==> 07-01 <==
==> flow/design.v (excerpt) <==
module top(
    input clk, rst,
    input [3:0] key_in,
    output [6:0] seg,
    output [7:0] sel,
    output reg [2:0] led, sel_led,
    output buz
);
==> flow/config.mk <==
export PLATFORM = sky130hd
export DESIGN_NAME = top
export DESIGN_NICKNAME = top
export VERILOG_FILES = /design/flow/design.v
export SDC_FILE = /design/flow/constraint.sdc
export NUM_CORES = 4
export LEC_CHECK = 0
export ABC_AREA = 0
export CAP_MARGIN = 0
export CELL_PAD_IN_SITES_GLOBAL_PLACEMENT = 0
export CORE_MARGIN = 2
export CORE_UTILIZATION = 72
export CTS_CLUSTER_DIAMETER = 314
export CTS_CLUSTER_SIZE = 17
export MAX_ROUTING_LAYER = met5
export MIN_ROUTING_LAYER = met1
export PLACE_DENSITY = 0.41
export SETUP_SLACK_MARGIN = 1.4
export SLEW_MARGIN = 20
==> flow/constraint.sdc <==
create_clock -name core_clock -period 4.72 [get_ports {clk}]
set_input_delay 0.9440 -clock core_clock [delete_from_list [all_inputs] [get_ports {clk}]]
set_output_delay 0.9440 -clock core_clock [all_outputs]
set_load 0.01 [all_outputs]
run.sh (not shown) runs the stock make flow with config.mk's settings and CLKGATE_MAP_FILE=.
==> 11-14 (differences from 07-01) <==
ABC_AREA = unset   (was 0)
CORE_MARGIN = 5   (was 2)
CORE_UTILIZATION = 70   (was 72)
CTS_CLUSTER_DIAMETER = unset   (was 314)
CTS_CLUSTER_SIZE = 39   (was 17)
HOLD_SLACK_MARGIN = 0.14   (was unset)
PLACE_DENSITY = unset   (was 0.41)
SETUP_SLACK_MARGIN = -0.7   (was 1.4)
==> flow/constraint.sdc (replaced) <==
create_clock -name core_clock -period 9.7 [get_ports {clk}]
set_input_delay 1.9400 -clock core_clock [delete_from_list [all_inputs] [get_ports {clk}]]
set_output_delay 1.9400 -clock core_clock [all_outputs]
set_load 0.01 [all_outputs]
==> 03-08 (differences from 07-01) <==
ABC_AREA = unset   (was 0)
CAP_MARGIN = 20   (was 0)
CELL_PAD_IN_SITES_GLOBAL_PLACEMENT = unset   (was 0)
CORE_UTILIZATION = 66   (was 72)
CTS_CLUSTER_DIAMETER = unset   (was 314)
CTS_CLUSTER_SIZE = unset   (was 17)
MAX_ROUTING_LAYER = unset   (was met5)
MIN_ROUTING_LAYER = unset   (was met1)
PLACE_DENSITY = unset   (was 0.41)
SETUP_SLACK_MARGIN = unset   (was 1.4)
==> flow/constraint.sdc (replaced) <==
create_clock -name core_clock -period 4.52 [get_ports {clk}]
set_input_delay 0.9040 -clock core_clock [delete_from_list [all_inputs] [get_ports {clk}]]
set_output_delay 0.9040 -clock core_clock [all_outputs]
set_load 0.01 [all_outputs]
==> 05-05 (differences from 07-01) <==
ABC_AREA = unset   (was 0)
CORE_MARGIN = 5   (was 2)
CORE_UTILIZATION = 65   (was 72)
CTS_CLUSTER_DIAMETER = 350   (was 314)
CTS_CLUSTER_SIZE = 50   (was 17)
HOLD_SLACK_MARGIN = 0.14   (was unset)
PLACE_DENSITY = unset   (was 0.41)
SETUP_SLACK_MARGIN = 1.66   (was 1.4)
==> flow/constraint.sdc (replaced) <==
create_clock -name core_clock -period 9.7 [get_ports {clk}]
set_input_delay 1.9400 -clock core_clock [delete_from_list [all_inputs] [get_ports {clk}]]
set_output_delay 1.9400 -clock core_clock [all_outputs]
set_load 0.01 [all_outputs]
==> comparison table <==
quantity                                                            05-05                 07-01                 03-08           11-14
Sequential standard cell area                                    4020 um2              4030 um2              4030 um2        4020 um2
Least-Margin Pin Slew                                              974 ps                971 ps                687 ps          964 ps
Final period utilization                                            77.9%                  114%                  120%           79.2%
OpenROAD warning count                                                 48                    53                    52              48
Combinational cell area excluding buffers and inverters          5430 um2              5790 um2              5680 um2        5420 um2
Iteration-0 DRC Markers                                               736                 1,517                 1,098             899
Synthesis-to-finish area growth                                     9.40%                 24.0%                 24.6%           8.75%
Die extent in x                                                    133 um                121 um                126 um          128 um
Initial core utilization                                            65.3%                 73.9%                 67.6%           71.0%
Dpl cell area                                                  10,100 um2            11,100 um2            11,300 um2      10,100 um2
Run status                                                 finished clean       failed layout checks  failed layout checks  finished clean
Reasons for failing layout checks                                       -  negative setup slack  negative setup slack               -
Number of rows in the core area                                        45                    42                    44              43
GPL Wtd Cong                                                        0.894                 0.951                 0.948           0.938
Total number of cells along the worst setup path                       14                    20                    21              14
CP max FO                                                              32                     8                     6              32
Met1 track demand over resource                                     35.3%                 49.0%                 42.3%           39.0%
Comb/total area                                                     50.5%                 47.5%                 46.4%           50.8%
M1 WL                                                             10.0 mm               11.2 mm               10.9 mm         9.82 mm
Power in combinational cells                                  0.0000535 W            0.000125 W            0.000121 W     0.0000548 W
Sw Ratio                                                            25.3%                 26.7%                 24.5%           24.8%
Length of routed met3 wiring                                      1.26 mm               2.54 mm               1.63 mm         1.26 mm
Count of TritonRoute iterations in the first routing pass               6                     8                    10               9
Power share of the clock group                                      47.9%                 47.3%                 47.4%           45.8%
Number of global-route vias before repair                           7,684                 9,210                 9,012           7,765
Power figures rest on the tool's default switching activity, not on a simulated workload.
